// motor_ctrl
module motor_ctrl
  #(parameter
    CLK_FREQ = 100_000,
    localparam
    BAND_WIDTH         = 32,
    ONE_ROTATION_PULSE = 630,  
    SAMPLING_RATE      = 100,  
    PWM_PERIOD         = 40,   
    PWM_PERIOD_CYCLE   = (CLK_FREQ / 100_000) * PWM_PERIOD)
   (output logic                  pwm,
    output logic                  dir,
    output logic [BAND_WIDTH-1:0] pulse_width,
    output logic [BAND_WIDTH-1:0] rot_cnt,
    input  logic [31:0]           target_rot_v,
    input  logic [31:0]           p_gain,
    input  logic                  sa,
    input  logic                  sb,
    input  logic                  clk,
    input  logic                  rstn);
Settings: LEC_CHECK=0, CAP_MARGIN=20, CELL_PAD_IN_SITES_DETAIL_PLACEMENT=0, CELL_PAD_IN_SITES_GLOBAL_PLACEMENT=3, CORE_ASPECT_RATIO=0.55, CORE_MARGIN=2, CORE_UTILIZATION=64, CTS_CLUSTER_DIAMETER=56, CTS_CLUSTER_SIZE=65, GPL_ROUTABILITY_DRIVEN=0, GPL_TIMING_DRIVEN=0, MIN_ROUTING_LAYER=met1, PLACE_DENSITY_LB_ADDON=0.14, SETUP_SLACK_MARGIN=0.81, SLEW_MARGIN=20, TNS_END_PERCENT=35; clock period 12.6 ns.
run.sh (not shown) runs the stock make flow with config.mk's settings and CLKGATE_MAP_FILE=.
The first run did not get past global placement without I/O.
Rerun with:
- CELL_PAD_IN_SITES_DETAIL_PLACEMENT: 0 -> unset
- CELL_PAD_IN_SITES_GLOBAL_PLACEMENT: 3 -> unset
- CORE_ASPECT_RATIO: 0.55 -> unset
- CORE_UTILIZATION: 64 -> 72
- CTS_CLUSTER_DIAMETER: 56 -> unset
- CTS_CLUSTER_SIZE: 65 -> unset
- GPL_ROUTABILITY_DRIVEN: 0 -> unset
- GPL_TIMING_DRIVEN: 0 -> unset
- MIN_ROUTING_LAYER: met1 -> unset
- PLACE_DENSITY: unset -> 0.64
- PLACE_DENSITY_LB_ADDON: 0.14 -> unset
- SETUP_SLACK_MARGIN: 0.81 -> -0.54
- TNS_END_PERCENT: 35 -> unset
- clock period: 12.6 -> 5.51 ns (I/O delays scaled with it)
The new run ran to the end with violations: negative setup slack.
Synthesized area is unchanged.
Synthesized cell count stays the same.
Die area went down by 11%.
Rerun with:
- ABC_AREA: unset -> 0
- HOLD_SLACK_MARGIN: unset -> 0.29
- PLACE_DENSITY: 0.64 -> 0.35
- SETUP_SLACK_MARGIN: -0.54 -> 1.36
- clock period: 5.51 -> 4.81 ns (I/O delays scaled with it)
The new run completed and failed the layout checks on negative setup slack.
Clock power goes up by 26%.
Hold slack hardly moves.
Fmax went down by 0.67%.
Critical path depth is higher by 1.
Count of clock-buffer cells in the layout shrinks by 16.
Setup slack degrades by 0.75 ns.
Rerun with:
- ABC_AREA: 0 -> unset
- CORE_UTILIZATION: 72 -> 45
- HOLD_SLACK_MARGIN: 0.29 -> unset
- PLACE_DENSITY: 0.35 -> 0.6
- SETUP_SLACK_MARGIN: 1.36 -> 1.71
- clock period: 4.81 -> 8.84 ns (I/O delays scaled with it)
This time the run passed the timing, design-rule and antenna checks.
Critical path depth grows by 1.
Power shrinks by 51%.
Maximum frequency grows by 0.46%.
Sequential share of layout area grows by 0.64 points.
Clock power shrinks by 52%.
Synthesized area stays the same.
Global-route usage shrinks by 16 points.
Utilization shrinks by 36 points.
Die size grows by 59%.
Rerun with:
- CORE_UTILIZATION: 45 -> 67
- PLACE_DENSITY: 0.6 -> unset
- SETUP_SLACK_MARGIN: 1.71 -> unset
- clock period: 8.84 -> 4.81 ns (I/O delays scaled with it)
Effect: The new run ran to the end with violations: negative setup slack; worst hold slack barely changes; wire length came out higher slightly; fmax barely changes; setup slack loses 4.0 ns; core utilization came out higher by 30 points; count of clock-buffer cells in the layout came out lower by 2.
Rerun with:
- ABC_AREA: unset -> 1
- CORE_UTILIZATION: 67 -> 72
- CTS_CLUSTER_DIAMETER: unset -> 392
- CTS_CLUSTER_SIZE: unset -> 99
- HOLD_SLACK_MARGIN: unset -> 0.29
- PLACE_DENSITY_LB_ADDON: unset -> 0.12
- SETUP_SLACK_MARGIN: unset -> 1.36
This time the run ended with an error in global routing.
Die area barely changes.
Synthesized cell count is higher by 27%.
Synthesized area is higher by 7.2%.

Setup of run A:
Starting RTL as in the previous note.
clock: 6.69 ns
lec_check: 0
cap_margin: 40
core_margin: 2
core_utilization: 72
cts_cluster_diameter: 98
cts_cluster_size: 84
hold_slack_margin: -0.07
max_routing_layer: met4
place_density: 0.36
setup_slack_margin: 1.16
slew_margin: 20
Ran to the end and failed final checks on negative setup slack: run A.
Input changes introduced in run B (baseline for comparison: run A):
- CTS_CLUSTER_SIZE removed (was 84)
- PLACE_DENSITY changed from 0.36 to 0.6
- HOLD_SLACK_MARGIN removed (was -0.07)
- CAP_MARGIN changed from 40 to 20
- CORE_UTILIZATION changed from 72 to 45
- SETUP_SLACK_MARGIN removed (was 1.16)
- CTS_CLUSTER_DIAMETER removed (was 98)
- MAX_ROUTING_LAYER removed (was met4)
- the clock period (ns, I/O delays scaled along) changed from 6.69 to 8.84
==> comparison <==
Re final worst-path cycle share: run A and run B aren't equal, and the higher value belongs to run A.
Going from run A to run B, global-route usage shrank by 16 points; switching share of power shrank by 4.2 points.
Looking at launching instance or port of the critical path, the p_ctrl_inst.p_gain_r[3] result is from run A; the p_ctrl_inst.error_r[16] one comes from run B.
The flow did not stop early for run B: all stages ran, and the layout cleared the timing, design-rule and antenna checks.
[inputs] run C vs run B
- PLACE_DENSITY removed (was 0.6)
- CTS_CLUSTER_DIAMETER newly set to 94
- PLACE_DENSITY_LB_ADDON newly set to 0.0
- CORE_UTILIZATION changed from 45 to 72
- SETUP_SLACK_MARGIN newly set to 1.88
- the clock period (ns, I/O delays scaled along) changed from 8.84 to 6.6
==> results <==
- Of run B and run C, just one finished clean: run B.
- Relative to run B, run C degrades wire length of the first global-routing pass.
- Area growth from synthesis to layout for run C: 7.2 points up relative to run B
- Die footprint, run C and run B: larger value in run B
- NOTE area of all placed cells without fillers run B->run C increased by a few percent
- The half-perimeter wire length after placement of run C exceeds that of run B by 0.57%.
- Between run B and run C, final critical-path share of the clock period increased.
Edits applied to the flow inputs when going from run C to run D:
- changing SETUP_SLACK_MARGIN from 1.88 to 1.36
- removing CTS_CLUSTER_DIAMETER (formerly 94)
- changing the clock period (ns, I/O delays scaled along) from 6.6 to 4.81
## What came out
- To summarise run D: no stage aborted, but the layout did not pass its checks, failing on negative setup slack.
- In run D the clock buffer count in the final layout turned out 13 lower than in run C.
- Relative to run C, the largest net degree at the start of global routing measured on run D has increased by a little under 10%.
- In the reports for run C and run D, the larger number of ordinary and repair buffers in the finished layout belongs to run D.
- Changes observed in run D relative to run C: first-pass detailed-route iteration total dropped 1, wire length the detailed router placed on met1 increased by about 2.3% relative to the old numbers, total power of the final layout picked up an extra 2600 uW, upper clock frequency limit -3.4%, via count saw an increase.
- Wire length reported by the detailed router grows by a few percent when moving from run C to run D.
- Changes observed in run D relative to run C: number of antenna violations at the first check in global routing down 6, remaining antenna violation count flat.

motor_ctrl again, from the RTL that the note above started with.
make LEC_CHECK=0 CAP_MARGIN=20 CELL_PAD_IN_SITES_DETAIL_PLACEMENT=0 CORE_ASPECT_RATIO=1.12 CORE_MARGIN=2 CORE_UTILIZATION=72 MIN_ROUTING_LAYER=met1 PLACE_DENSITY_LB_ADDON=0.21 SETUP_SLACK_MARGIN=1.81 SLEW_MARGIN=40 finish   # period 6.65 ns
The first run finished with setup timing left.
Next try:
--- a/flow/config.mk
+++ b/flow/config.mk
@@ -10 +10 @@
-export CORE_ASPECT_RATIO = 1.12
+export CORE_ASPECT_RATIO = 0.55
@@ -14,3 +14,3 @@
-export PLACE_DENSITY_LB_ADDON = 0.21
-export SETUP_SLACK_MARGIN = 1.81
-export SLEW_MARGIN = 40
+export PLACE_DENSITY_LB_ADDON = 0.14
+export SETUP_SLACK_MARGIN = 2.34
+export SLEW_MARGIN = 20
==> flow/constraint.sdc (replaced) <==
create_clock -name core_clock -period 7.9 [get_ports {clk}]
set_input_delay 1.5800 -clock core_clock [delete_from_list [all_inputs] [get_ports {clk}]]
set_output_delay 1.5800 -clock core_clock [all_outputs]
set_load 0.01 [all_outputs]
After rerunning: The changed run passed the timing, design-rule and antenna checks. Worst hold slack gains 0.0036 ns. Synthesized area stays the same. Die size hardly moves. Critical path depth is unchanged. Wire length came out lower by a few percent. Design area drops by a few percent. First-iteration DRC count came out higher by a quarter to a third.
Next try:
--- a/flow/config.mk
+++ b/flow/config.mk
@@ -9,2 +8,0 @@
-export CELL_PAD_IN_SITES_DETAIL_PLACEMENT = 0
-export CORE_ASPECT_RATIO = 0.55
@@ -12,4 +10,2 @@
-export CORE_UTILIZATION = 72
-export MIN_ROUTING_LAYER = met1
-export PLACE_DENSITY_LB_ADDON = 0.14
-export SETUP_SLACK_MARGIN = 2.34
+export CORE_UTILIZATION = 39
+export PLACE_DENSITY = 0.6
==> flow/constraint.sdc (replaced) <==
create_clock -name core_clock -period 8.84 [get_ports {clk}]
set_input_delay 1.7680 -clock core_clock [delete_from_list [all_inputs] [get_ports {clk}]]
set_output_delay 1.7680 -clock core_clock [all_outputs]
set_load 0.01 [all_outputs]
After rerunning: Sequential share of layout area increases by 0.17 points. Die size rose by 83%. Cell count increases by about 11%. Design area came out lower by 2.4%. Critical path depth is unchanged. Via count shrinks by about 7%. Clock power increases by about 7%. Setup slack is better by 0.21 ns. Sequential power fell by about 6%. Area after synthesis is unchanged. Power fell by 8.1%.
Next try:
--- a/flow/config.mk
+++ b/flow/config.mk
@@ -7,0 +8 @@
+export ABC_AREA = 1
@@ -10,2 +11,4 @@
-export CORE_UTILIZATION = 39
-export PLACE_DENSITY = 0.6
+export CORE_UTILIZATION = 72
+export HOLD_SLACK_MARGIN = 0.29
+export PLACE_DENSITY_LB_ADDON = 0.12
+export SETUP_SLACK_MARGIN = 1.36
==> flow/constraint.sdc (replaced) <==
create_clock -name core_clock -period 4.81 [get_ports {clk}]
set_input_delay 0.9620 -clock core_clock [delete_from_list [all_inputs] [get_ports {clk}]]
set_output_delay 0.9620 -clock core_clock [all_outputs]
set_load 0.01 [all_outputs]
What happened: With this change the flow did not get past global routing (5_1_grt) with GRT-0116; synthesized cell count grows by 27%; synthesized area is higher by 7.2%; die size is lower by 42%.

## v44
The RTL this note starts from:
==> flow/design.v <==
module rot_encoder
  #(parameter
    BAND_WIDTH = 32)
   (input logic                   sa,
    input logic                   sb,
    output logic [BAND_WIDTH-1:0] count,
    input logic                   clk,
    input logic                   rstn);
   logic [BAND_WIDTH-1:0]         count_r;
   logic [3:0]                    patern;
   logic [1:0]                    sa_q, sb_q;
   always_comb begin
      count  = count_r;
      patern = {sa_q[1], sb_q[1], sa_q[0], sb_q[0]};
   end
   always_ff @(posedge clk) begin
      if(!rstn) begin
         count_r <= 0;
         sa_q    <= 0;
         sb_q    <= 0;
      end
      else begin
         sa_q[1] <= sa_q[0];
         sb_q[1] <= sb_q[0];
         sa_q[0] <= sa;
         sb_q[0] <= sb;
         case(patern)
           4'b0010: count_r <= count_r + 1;
           4'b1011: count_r <= count_r + 1;
           4'b1101: count_r <= count_r + 1;
           4'b0100: count_r <= count_r + 1;
           4'b0001: count_r <= count_r - 1;
           4'b0111: count_r <= count_r - 1;
           4'b1110: count_r <= count_r - 1;
           4'b1000: count_r <= count_r - 1;
           default: count_r <= count_r;
         endcase
      end
   end
endmodule
module pwm_generator
  #(parameter
    BAND_WIDTH       = 32,
    PWM_PERIOD_CYCLE = 1000)
   (input logic [BAND_WIDTH-1:0] width,
    output logic                 pwm,
    input logic                  clk,
    input logic                  rstn);
   logic [BAND_WIDTH-1:0]        count_r;
   always_comb begin
      pwm = (count_r < width) ? 1 : 0;
   end
   always_ff @(posedge clk) begin
      if(!rstn) begin
         count_r <= 0;
      end
      else if(count_r < PWM_PERIOD_CYCLE) begin
         count_r <= count_r + 1;
      end
      else begin
         count_r <= 0;
      end
   end
endmodule
module p_controller
  #(parameter
    BAND_WIDTH         = 32,
    CLK_FREQ           = 100_000_000,
    ONE_ROTATION_PULSE = 630,  
    SAMPLING_RATE      = 100,  
    localparam
    PI_FIXED           = 804,  
    RESOLUTION         = 2 * PI_FIXED * SAMPLING_RATE / ONE_ROTATION_PULSE,
    UPDATE_INTERVAL    = CLK_FREQ / SAMPLING_RATE)
   (input  logic [31:0]           target_rot_v,
    input  logic [31:0]           p_gain,
    input  logic [31:0]           rot_cnt,
    output logic [BAND_WIDTH-1:0] pulse_width,
    input  logic                  clk,
    input  logic                  rstn);
   typedef enum logic [1:0] {STT_GET_ERROR,
                             STT_CALC_TERM,
                             STT_CALC_PULSE,
                             STT_WAIT} p_statetype;
   p_statetype  p_state;
   logic [31:0] cnt_r;
   logic        update_flag;
   logic [31:0] rot_cnt_r;
   logic signed [BAND_WIDTH*2-1:0] pulse_width_r, pulse_width_w;
   logic signed [BAND_WIDTH*2-1:0] rotate_samp_cnt_r;
   logic signed [BAND_WIDTH*2-1:0] error_w;
   logic signed [BAND_WIDTH*2-1:0] error_r, p_error_r;
   logic signed [BAND_WIDTH*2-1:0] p_term_r;
   logic signed [BAND_WIDTH*2-1:0] p_term_w;
   logic [31:0] p_gain_r;
   always_comb begin
      update_flag   = (cnt_r == UPDATE_INTERVAL) ? 1 : 0;
      error_w       = $signed(target_rot_v) - (rotate_samp_cnt_r * $signed(RESOLUTION));
      p_term_w      = ($signed(p_gain_r) * error_r);
      pulse_width_w = pulse_width_r + p_term_r;
      pulse_width   = pulse_width_r;
   end
   always_ff @(posedge clk) begin
      if(!rstn) begin
         p_state           <= STT_WAIT;
         cnt_r             <= 0;
         pulse_width_r     <= 0;
         rotate_samp_cnt_r <= 0;
         rot_cnt_r         <= 0;
         error_r           <= 0;
         p_error_r         <= 0;
         p_term_r          <= 0;
      end
      else begin
         p_gain_r <= p_gain;
         if(update_flag) begin
            cnt_r <= 0;
         end
         else begin
            cnt_r <= cnt_r + 1;
         end
         case(p_state)
           STT_GET_ERROR: begin
              p_error_r <= error_r;
              error_r   <= error_w;
              p_state <= STT_CALC_TERM;
           end
           STT_CALC_TERM: begin
              p_term_r <= p_term_w >>> 16;
              p_state  <= STT_CALC_PULSE;
           end
           STT_CALC_PULSE: begin
              pulse_width_r <= (target_rot_v != 0) ? pulse_width_w : 0;
              p_state       <= STT_WAIT;
           end
           STT_WAIT: begin
              if(update_flag) begin
                 rotate_samp_cnt_r <= $signed(rot_cnt) - $signed(rot_cnt_r);
                 rot_cnt_r         <= rot_cnt;
                 p_state           <= STT_GET_ERROR;
              end
           end
         endcase
      end
   end
endmodule
module motor_ctrl
  #(parameter
    CLK_FREQ = 100_000,
    localparam
    BAND_WIDTH         = 32,
    ONE_ROTATION_PULSE = 630,  
    SAMPLING_RATE      = 100,  
    PWM_PERIOD         = 40,   
    PWM_PERIOD_CYCLE   = (CLK_FREQ / 100_000) * PWM_PERIOD)
   (output logic                  pwm,
    output logic                  dir,
    output logic [BAND_WIDTH-1:0] pulse_width,
    output logic [BAND_WIDTH-1:0] rot_cnt,
    input  logic [31:0]           target_rot_v,
    input  logic [31:0]           p_gain,
    input  logic                  sa,
    input  logic                  sb,
    input  logic                  clk,
    input  logic                  rstn);
   logic [BAND_WIDTH-1:0] pwm_pulse_width;
   pwm_generator #(.BAND_WIDTH(BAND_WIDTH),
                   .PWM_PERIOD_CYCLE(PWM_PERIOD_CYCLE))
   pwm_gen_inst(.width(pwm_pulse_width),
                .pwm(pwm),
                .clk(clk),
                .rstn(rstn));
   rot_encoder #(.BAND_WIDTH(BAND_WIDTH))
   rot_encoder_inst(.sa(sa),
                    .sb(sb),
                    .count(rot_cnt),
                    .clk(clk),
                    .rstn(rstn));
   p_controller #(.BAND_WIDTH(BAND_WIDTH),
                  .CLK_FREQ(CLK_FREQ),
                  .ONE_ROTATION_PULSE(ONE_ROTATION_PULSE),
                  .SAMPLING_RATE(SAMPLING_RATE))
   p_ctrl_inst(.target_rot_v(target_rot_v),
               .p_gain(p_gain),
               .rot_cnt(rot_cnt),
               .pulse_width(pulse_width),
               .clk(clk),
               .rstn(rstn));
   always_comb begin
      dir             = pulse_width[31:31] ? 1'b1 : 1'b0;
      pwm_pulse_width = pulse_width[31:31] ? ~pulse_width : pulse_width;
   end
endmodule
Settings: LEC_CHECK=0, CAP_MARGIN=30, CELL_PAD_IN_SITES_DETAIL_PLACEMENT=0, CORE_ASPECT_RATIO=0.92, CORE_MARGIN=2, CORE_UTILIZATION=72, CTS_CLUSTER_DIAMETER=54, CTS_CLUSTER_SIZE=61, MIN_ROUTING_LAYER=met1, PLACE_DENSITY_LB_ADDON=0.03, SETUP_SLACK_MARGIN=2.34, SLEW_MARGIN=20, TNS_END_PERCENT=40; clock period 7.9 ns.
### v44 -> v50
Settings: CELL_PAD_IN_SITES_DETAIL_PLACEMENT: 0 -> unset; TNS_END_PERCENT: 40 -> unset; MIN_ROUTING_LAYER: met1 -> unset; CAP_MARGIN: 30 -> 20; PLACE_DENSITY: unset -> 0.6; SETUP_SLACK_MARGIN: 2.34 -> unset; CTS_CLUSTER_SIZE: 61 -> unset; CTS_CLUSTER_DIAMETER: 54 -> unset; PLACE_DENSITY_LB_ADDON: 0.03 -> unset; CORE_UTILIZATION: 72 -> 45; CORE_ASPECT_RATIO: 0.92 -> unset; the clock period (ns, I/O delays scaled along): 7.9 -> 9.89.
--- outcome ---
- A capturing instance or port of the critical path of p_ctrl_inst.p_term_r[27] is what v44 shows, while p_ctrl_inst.p_term_r[24] belongs to v50.
- v44 → v50: final period utilization went down, sequential share of layout area went up.
- Taking v44 as the reference, in v50 transition time at the pin with the least slew margin grew by 0.24 ns; post-route cell area dropped 2.7%; Yosys chip area level; peak supply drop -0.060 mV.
- Taking v44 as the reference point, the power of v50 falls by 24%.
- Maximum single-stage delay on the critical path for v50: 0.40 ns up relative to v44
Relative to v50, the following input files were edited for v30:
Settings: an added GPL_TIMING_DRIVEN of 0; a change of CORE_MARGIN from 2 to 10; an added MAX_ROUTING_LAYER of met4; a change of the clock period (ns, I/O delays scaled along) from 9.89 to 10.0.
## What came out
- A capture point of the critical path of p_ctrl_inst.p_term_r[25] is what v30 shows, while p_ctrl_inst.p_term_r[24] belongs to v50.
- Compared with v50, in v30 placed wire-length estimate saw an increase; critical path depth saw an increase; total power saw an increase.
- Area after synthesis: v50 vs v30 identical
- Reported for v30 and v50, summed standard-cell area reported by yosys turned out identical to the last digit.
- When v30 is set beside v50, its fraction of power spent switching nets turns out to be 1.1 points larger.
- v50 vs v30, cell at the slowest stage of the critical path: sky130_fd_sc_hd__edfxtp_1 vs sky130_fd_sc_hd__clkbuf_1
- Compared with v50, v30 shows largest net degree at the start of global routing that has gone down by more than half.
- v30 leaves less setup margin than v50.
## Diff of input files: v16 against v30
Settings: CAP_MARGIN changed from 20 to 25; ABC_AREA newly set to 1; HOLD_SLACK_MARGIN newly set to 0.04; CORE_MARGIN changed from 10 to 8; PLACE_DENSITY_LB_ADDON newly set to 0.22; MIN_ROUTING_LAYER newly set to met2; PLACE_DENSITY removed (was 0.6); MAX_ROUTING_LAYER changed from met4 to met5; the clock period (ns, I/O delays scaled along) changed from 10.0 to 10.2.
Findings:
- [v16 vs v30] hold slack: higher in v16
- v16 against v30: fmax fell about 0.9%, detailed-placement wirelength estimate moved up, number of clock-tree buffers in the layout grew by about 1.9%, worst setup margin climbed 0.11 ns, core utilization of the finished layout has remained practically unchanged.
- Delta (v16 minus v30): cell area after layout now larger; total routed wirelength has increased; area of the mapped netlist picked up an extra about 7%.
- v30 vs v16, highest signal layer in the routed design: met4 vs met5
- The placed instance count of v16 exceeds that of v30 by 23%.
- When the final numbers for v16 and v30 were put side by side, the delay of the slowest cell on the worst path turned out to be smaller in v30.
No activity file was given, so power comes from the tool's default toggle rates.
